==> ember: inputs <==
// RNG
module RNG(
    input               CLK,
    input               RST,
    input               RND_IN,
    output reg [7:0]    OUT,
    output reg          WE,
    input               FULL
);
reg [7:0]           RND_DAT;
reg [2:0]           RND_SHIFT;
reg                 RND_CNT;
reg [15:0]          start;
reg                 tog;
reg                 rd;
reg                 rd_ok;
reg                 init;
reg [63:0]          l0_0;
reg [64:0]          l0_1;
reg [65:0]          l0_2;
reg [63:0]          l1_0;
reg [64:0]          l1_1;
reg [65:0]          l1_2;
reg [63:0]          l2_0;
reg [64:0]          l2_1;
reg [65:0]          l2_2;
reg [63:0]          l3_0;
reg [64:0]          l3_1;
reg [65:0]          l3_2;
reg [63:0]          l4_0;
reg [64:0]          l4_1;
reg [65:0]          l4_2;
reg [63:0]          l5_0;
reg [64:0]          l5_1;
reg [65:0]          l5_2;
reg [63:0]          l6_0;
reg [64:0]          l6_1;
reg [65:0]          l6_2;
reg [63:0]          l7_0;
reg [64:0]          l7_1;
reg [65:0]          l7_2;
reg [15:0]          i_cnt;
reg [3:0]           upd;
always @(posedge CLK)
begin
    if (!RST) begin
        rd_ok <= 0;
        i_cnt <= 0;
        init <= 0;
        upd <= 0;
        WE <= 0;
    end else begin
        if (init == 0) begin
            rd_ok <= 0;
            if (i_cnt == 208)
                init = 1;
            else if (rd == 1) begin
                rd_ok <= 1;
                i_cnt <= i_cnt + 1;
                case (i_cnt)
                    0:   l0_0[7:0]   <= RND_DAT;
                    1:   l0_0[15:8]  <= RND_DAT;
                    2:   l0_0[23:16] <= RND_DAT;
                    3:   l0_0[31:24] <= RND_DAT;
                    4:   l0_0[39:32] <= RND_DAT;
                    5:   l0_0[47:40] <= RND_DAT;
                    6:   l0_0[55:48] <= RND_DAT;
                    7:   l0_0[63:56] <= RND_DAT;
                    8:   l0_1[7:0]   <= RND_DAT;
                    9:   l0_1[15:8]  <= RND_DAT;
  ...
export LEC_CHECK = 0
export CAP_MARGIN = 20
export CELL_PAD_IN_SITES_DETAIL_PLACEMENT = 0
export CORE_ASPECT_RATIO = 0.73
export CORE_MARGIN = 2
export CORE_UTILIZATION = 72
export CTS_CLUSTER_DIAMETER = 370
export CTS_CLUSTER_SIZE = 15
export GPL_TIMING_DRIVEN = 1
export MAX_ROUTING_LAYER = met5
export PLACE_DENSITY_LB_ADDON = 0.05
export SETUP_SLACK_MARGIN = 0.72
export SLEW_MARGIN = 40
create_clock -name core_clock -period 2.42 [get_ports {CLK}]
run.sh (not shown) runs the stock make flow with config.mk's settings and CLKGATE_MAP_FILE=.
==> inputs of amber, as changes to ember <==
==> flow/config.mk (replaced) <==
export PLATFORM = sky130hd
export DESIGN_NAME = RNG
export DESIGN_NICKNAME = RNG
export VERILOG_FILES = /design/flow/design.v
export SDC_FILE = /design/flow/constraint.sdc
export NUM_CORES = 4
export LEC_CHECK = 0
export CAP_MARGIN = 20
export CORE_MARGIN = 2
export CORE_UTILIZATION = 72
export CTS_CLUSTER_SIZE = 42
export SLEW_MARGIN = 20
==> flow/constraint.sdc (replaced) <==
create_clock -name core_clock -period 3.8 [get_ports {CLK}]
set_input_delay 0.7600 -clock core_clock [delete_from_list [all_inputs] [get_ports {CLK}]]
set_output_delay 0.7600 -clock core_clock [all_outputs]
set_load 0.01 [all_outputs]
==> summary.txt <==
Status on the layout run. The flow ran to the end, but the layout failed its checks. The violated checks flagged are negative setup slack. Global-route met2 utilization landed at 52.1%. Area occupied by multi-input gates landed at 18,100 um2. Number of warnings in the stage logs landed at 54. Clock transition at the registers of the reported paths landed at 0.09 ns. The critical path in the final layout is reported with a setup slack of -0.146 ns. Initial antenna violation count landed at 6. Register-to-register path setup slack landed at -0.15 ns. Horizontal extent of the die landed at 361 um. Final count of negative-setup-slack endpoints landed at 840. OpenSTA lists the critical path startpoint as i_cnt[11]. Number of clock buffers in the layout landed at 176. Per the timing report, the biggest fanout along the worst path comes to 8.
Source of the figures above: ember

==> summary.txt <==
Status on the layout run. The synthesized design contains 1,621 register bits. The run finished with no timing, DRC or antenna violations. Final count of negative-setup-slack endpoints landed at 0.

The floorplan step set the die width to 309 um. According to the timing report, the critical path is launched from i_cnt[0]. Multi-input logic cell count landed at 3,912. Setup slack after layout landed at 0.683 ns. Global-route met2 utilization landed at 53.0%. Initial antenna violation count landed at 2. The area taken by multi-input combinational cells is reported as 17,200 um2. Per the post-run analysis, buffers plus inverters along the critical path come to 2.

Along the worst path, the maximum fanout reaches 54. Clock-pin slew was measured on the worst setup and hold paths at 0.06 ns. Register-to-register path setup slack landed at 0.68 ns. The stage logs contain a warning count of 68. The clock buffers instantiated in the layout total 198.
Source of the figures above: amber

